==> flow/design.v (excerpt) <==
module booth_walloc# (parameter COMPUTER_WIDTH=32,parameter WIDTH =COMPUTER_WIDTH+2)
(
  input               clk           ,
  input               reset         ,
  input  [COMPUTER_WIDTH:0] src1,
  input  [COMPUTER_WIDTH:0] src2,
  input         in_valid,
  output reg    in_ready,
  output reg    out_valid,
  output [COMPUTER_WIDTH*2-1:0] result
);
reg [WIDTH-1:0] multiplier;
reg [WIDTH*2-1:0] multiplicand;
reg first_doing;
wire ready_to_doing;
assign ready_to_doing = in_ready && in_valid;
always@(posedge clk ) begin
      if (reset ) begin
        in_ready <=1'b0;
      end
      else begin
        in_ready<=1'b1;
      end
      if (ready_to_doing) begin
        first_doing<=1'b1;
      end
      else begin
        first_doing <= 1'b0;
      end
      out_valid <= first_doing;
end
always @(posedge clk ) begin
  if (ready_to_doing) begin
    multiplicand <= {{WIDTH{src1[COMPUTER_WIDTH]}},src1};
    multiplier <= {src2[COMPUTER_WIDTH],src2};
  end
end
wire [1155:0] part_group;
wire [16:0]   part_cout;
booth_partial part0 (.x_src (multiplicand), .y_src({multiplier[1:0],1'b0}), 
                        .p_result (part_group[67:0]), .cout(part_cout[0]));
genvar x;
generate for ( x =1;x<17;x=x+1) begin : gen_walloc_partial
booth_partial part (
                    .x_src ({multiplicand[2*WIDTH-1-2*x:0],
                    {2*x{1'b0}}}), 
  ...
make LEC_CHECK=0 ABC_AREA=1 CAP_MARGIN=20 CORE_ASPECT_RATIO=0.92 CORE_MARGIN=2 CORE_UTILIZATION=72 CTS_CLUSTER_DIAMETER=279 CTS_CLUSTER_SIZE=100 PLACE_DENSITY=0.37 SLEW_MARGIN=20 TNS_END_PERCENT=5 finish   # period 4.23 ns
run.sh (not shown) runs the stock make flow with config.mk's settings and CLKGATE_MAP_FILE=.
The starting point stopped in global routing, error GRT-0116.
Edit:
- ABC_AREA: 1 -> not set
- CORE_ASPECT_RATIO: 0.92 -> not set
- CORE_UTILIZATION: 72 -> 54
- CTS_CLUSTER_DIAMETER: 279 -> not set
- CTS_CLUSTER_SIZE: 100 -> not set
- PLACE_DENSITY: 0.37 -> not set
- TNS_END_PERCENT: 5 -> not set
- clock period: 4.23 -> 6.67 ns (I/O delays scaled with it)
Effect:
- Now the flow went through all stages and came out clean
- die area rises by a quarter to a third
- synthesized area climbs slightly
- synthesized cell count falls by roughly a tenth
Edit:
- CORE_UTILIZATION: 54 -> 56
- CTS_CLUSTER_DIAMETER: not set -> 378
- CTS_CLUSTER_SIZE: not set -> 62
- clock period: 6.67 -> 6.4 ns (I/O delays scaled with it)
What happened: Clock-buffer cell count stays the same. Hold slack is worse by 0.026 ns. Critical path depth is lower by 3. Sequential cell count is unchanged. Setup slack is worse by 0.047 ns. Cell area is higher by about 0.36%. Non-clock buffer count is higher by 7. First-iteration DRC count is higher by about 12%.
Edit:
- CORE_UTILIZATION: 56 -> 65
- CTS_CLUSTER_DIAMETER: 378 -> 228
- CTS_CLUSTER_SIZE: 62 -> 100
- clock period: 6.4 -> 7.5 ns (I/O delays scaled with it)
Result: The changed run completed without violations. Setup slack is better by 0.47 ns. First-iteration DRC count rises by 21%. Core utilization came out higher by 8.5 points. Flip-flop count does not change. Via count went up by 2.4%.

* * *

== job 1067 ==
booth_walloc again, from the RTL that the note above started with.
==> flow/config.mk <==
export PLATFORM = sky130hd
export DESIGN_NAME = booth_walloc
export DESIGN_NICKNAME = booth_walloc
export VERILOG_FILES = /design/flow/design.v
export SDC_FILE = /design/flow/constraint.sdc
export NUM_CORES = 4
export LEC_CHECK = 0
export CAP_MARGIN = 20
export CELL_PAD_IN_SITES_DETAIL_PLACEMENT = 1
export CELL_PAD_IN_SITES_GLOBAL_PLACEMENT = 2
export CORE_MARGIN = 2
export CORE_UTILIZATION = 32
export CTS_CLUSTER_SIZE = 54
export GPL_TIMING_DRIVEN = 1
export PLACE_DENSITY_LB_ADDON = 0.12
export SETUP_SLACK_MARGIN = 0.99
export SLEW_MARGIN = 20
==> flow/constraint.sdc <==
create_clock -name core_clock -period 8.88 [get_ports {clk}]
set_input_delay 1.7760 -clock core_clock [delete_from_list [all_inputs] [get_ports {clk}]]
set_output_delay 1.7760 -clock core_clock [all_outputs]
set_load 0.01 [all_outputs]
--- input diff job 1067..job 862 ---
==> flow/config.mk <==
export PLATFORM = sky130hd
export DESIGN_NAME = booth_walloc
export DESIGN_NICKNAME = booth_walloc
export VERILOG_FILES = /design/flow/design.v
export SDC_FILE = /design/flow/constraint.sdc
export NUM_CORES = 4
export LEC_CHECK = 0
export CAP_MARGIN = 20
export CORE_MARGIN = 2
export CORE_UTILIZATION = 56
export CTS_CLUSTER_SIZE = 62
export SLEW_MARGIN = 20
export TNS_END_PERCENT = 5
==> flow/constraint.sdc <==
create_clock -name core_clock -period 6.4 [get_ports {clk}]
set_input_delay 1.2800 -clock core_clock [delete_from_list [all_inputs] [get_ports {clk}]]
set_output_delay 1.2800 -clock core_clock [all_outputs]
set_load 0.01 [all_outputs]
Notes after the runs:
Compare job 1067 and job 862 | layout-stage area growth over the synthesis result lower: job 862. Taking job 1067 as the reference point, the final cell count of job 862 falls by about 12%. Combined global-route utilization of all metal layers is higher on job 862. Per the comparison of job 862 with job 1067, setup slack after layout -1460 ps, design area went down, chip footprint went down, part of the power in registers climbed 0.7 points. Measured against each other, job 1067 and job 862 differ in starting density of the core, the lower figure coming from job 1067. Compared job 862 vs job 1067, and routed wire length is down in job 862.
What job 9778 does differently from job 862 at the input level:
--- a/flow/config.mk
+++ b/flow/config.mk
@@ -6,8 +6,9 @@
 export NUM_CORES = 4
 export LEC_CHECK = 0
+export ABC_AREA = 1
 export CAP_MARGIN = 20
 export CORE_MARGIN = 2
-export CORE_UTILIZATION = 56
-export CTS_CLUSTER_SIZE = 62
+export CORE_UTILIZATION = 68
+export CTS_CLUSTER_SIZE = 99
 export SLEW_MARGIN = 20
-export TNS_END_PERCENT = 5
+export TNS_END_PERCENT = 10
==> flow/constraint.sdc <==
create_clock -name core_clock -period 4.59 [get_ports {clk}]
set_input_delay 0.9180 -clock core_clock [delete_from_list [all_inputs] [get_ports {clk}]]
set_output_delay 0.9180 -clock core_clock [all_outputs]
set_load 0.01 [all_outputs]
## What came out
- Job 9778 failed in global routing with GRT-0232.
- Job 862 fits on a die that is larger than the die of job 9778.
- Compared with job 862, in job 9778 area reported by Yosys stat decreased 0.71%, total nets after synthesis increased about 11%, row count decreased 9, count of cell types in the netlist decreased 22, adder and majority gate portion of the synthesized area increased 0.28 points.
- Compared with job 862, in job 9778 placed cell count climbed 952; synthesized area went down.
#### Input delta (job 9628 over job 9778)
--- a/flow/config.mk
+++ b/flow/config.mk
@@ -6,9 +6,7 @@
 export NUM_CORES = 4
 export LEC_CHECK = 0
-export ABC_AREA = 1
 export CAP_MARGIN = 20
 export CORE_MARGIN = 2
-export CORE_UTILIZATION = 68
-export CTS_CLUSTER_SIZE = 99
+export CORE_UTILIZATION = 59
 export SLEW_MARGIN = 20
 export TNS_END_PERCENT = 10
==> results <==
Job 9628: all stages done; final checks FAILED (setup timing). When the final numbers for job 9778 and job 9628 were put side by side, the number of cells after detailed placement turned out to be greater in job 9778. Sort job 9778 and job 9628 by xor/xnor share of the synthesized area asc -> top: job 9778. Taking job 9628 over job 9778, the overall die area ratio works out to 1.16. Diff job 9778 -> job 9628: proportion of synthesized flip-flops having asynchronous set or reset was more or less identical; area of the placeable core now larger; area of the synthesized netlist per yosys stat increased by about 0.7% relative to the old numbers; synthesized cell area went up; post-synthesis instance total fell 603. Job 9628 ended up with a higher mux contribution to synthesized area than job 9778 did.

* * *

Setup of build 24:
booth_walloc again, from the RTL that the note above started with.
==> flow/config.mk <==
export PLATFORM = sky130hd
export DESIGN_NAME = booth_walloc
export DESIGN_NICKNAME = booth_walloc
export VERILOG_FILES = /design/flow/design.v
export SDC_FILE = /design/flow/constraint.sdc
export NUM_CORES = 4
export LEC_CHECK = 0
export CAP_MARGIN = 25
export CELL_PAD_IN_SITES_DETAIL_PLACEMENT = 2
export CORE_ASPECT_RATIO = 0.55
export CORE_MARGIN = 5
export CORE_UTILIZATION = 40
export CTS_CLUSTER_DIAMETER = 306
export GPL_TIMING_DRIVEN = 0
export HOLD_SLACK_MARGIN = 0.19
export MAX_ROUTING_LAYER = met4
export PLACE_DENSITY_LB_ADDON = 0.22
export SETUP_SLACK_MARGIN = -0.41
export SLEW_MARGIN = 30
export TNS_END_PERCENT = 15
==> flow/constraint.sdc <==
create_clock -name core_clock -period 5.06 [get_ports {clk}]
set_input_delay 1.0120 -clock core_clock [delete_from_list [all_inputs] [get_ports {clk}]]
set_output_delay 1.0120 -clock core_clock [all_outputs]
set_load 0.01 [all_outputs]
For build 24, the flow was terminated by a tool error in global routing (5_1_grt) and produced no final design.
What build 87 does differently from build 24 at the input level:
# build 24
export LEC_CHECK = 0
export CAP_MARGIN = 25
export CELL_PAD_IN_SITES_DETAIL_PLACEMENT = 2
export CORE_ASPECT_RATIO = 0.55
export CORE_MARGIN = 5
export CORE_UTILIZATION = 40
export CTS_CLUSTER_DIAMETER = 306
export GPL_TIMING_DRIVEN = 0
export HOLD_SLACK_MARGIN = 0.19
export MAX_ROUTING_LAYER = met4
export PLACE_DENSITY_LB_ADDON = 0.22
export SETUP_SLACK_MARGIN = -0.41
export SLEW_MARGIN = 30
export TNS_END_PERCENT = 15
create_clock -name core_clock -period 5.06 [get_ports {clk}]
# build 87
export LEC_CHECK = 0
export CAP_MARGIN = 20
export CORE_MARGIN = 2
export CORE_UTILIZATION = 40
export SLEW_MARGIN = 20
create_clock -name core_clock -period 6.67 [get_ports {clk}]
==> comparison <==
Looking at the reports, build 87 completed the entire flow and the layout it produced met the timing, DRC and antenna checks. Taking build 24 as the reference, in build 87 adder and majority cell fraction of the synthesized area flat; global placer's final weighted congestion lower; number of standard-cell rows in the floorplan has increased; area after detailed placement dropped 1100 µm²; number of hold buffers added after cts level. Re number of clock sinks: no difference whatsoever between build 87 and build 24. Vertical die size (build 24 / build 87): 0.76. Taking build 87 as 1.0, build 24 lands at 2.3 on detailed placer's ending HPWL. Going from build 24 to build 87, largest buffer count on any clock path shows no meaningful change, total die size shows a reduction of 3.8%.
Modified inputs, build 80 compared to build 87
# build 87
export LEC_CHECK = 0
export CAP_MARGIN = 20
export CORE_MARGIN = 2
export CORE_UTILIZATION = 40
export SLEW_MARGIN = 20
create_clock -name core_clock -period 6.67 [get_ports {clk}]
# build 80
export LEC_CHECK = 0
export CAP_MARGIN = 20
export CORE_MARGIN = 2
export CORE_UTILIZATION = 70
export CTS_CLUSTER_SIZE = 53
export MAX_ROUTING_LAYER = met4
export SLEW_MARGIN = 20
export TNS_END_PERCENT = 70
create_clock -name core_clock -period 5.17 [get_ports {clk}]
Results
Diff build 80..build 87 | area after synthesis | unchanged
Compared build 80 vs build 87, and sequential share of layout area is down in build 80.
Ran to the end and failed final checks on negative setup slack: build 80.
Build 87 has higher routed wire length than build 80.
Power and IR drop assume default switching activity.
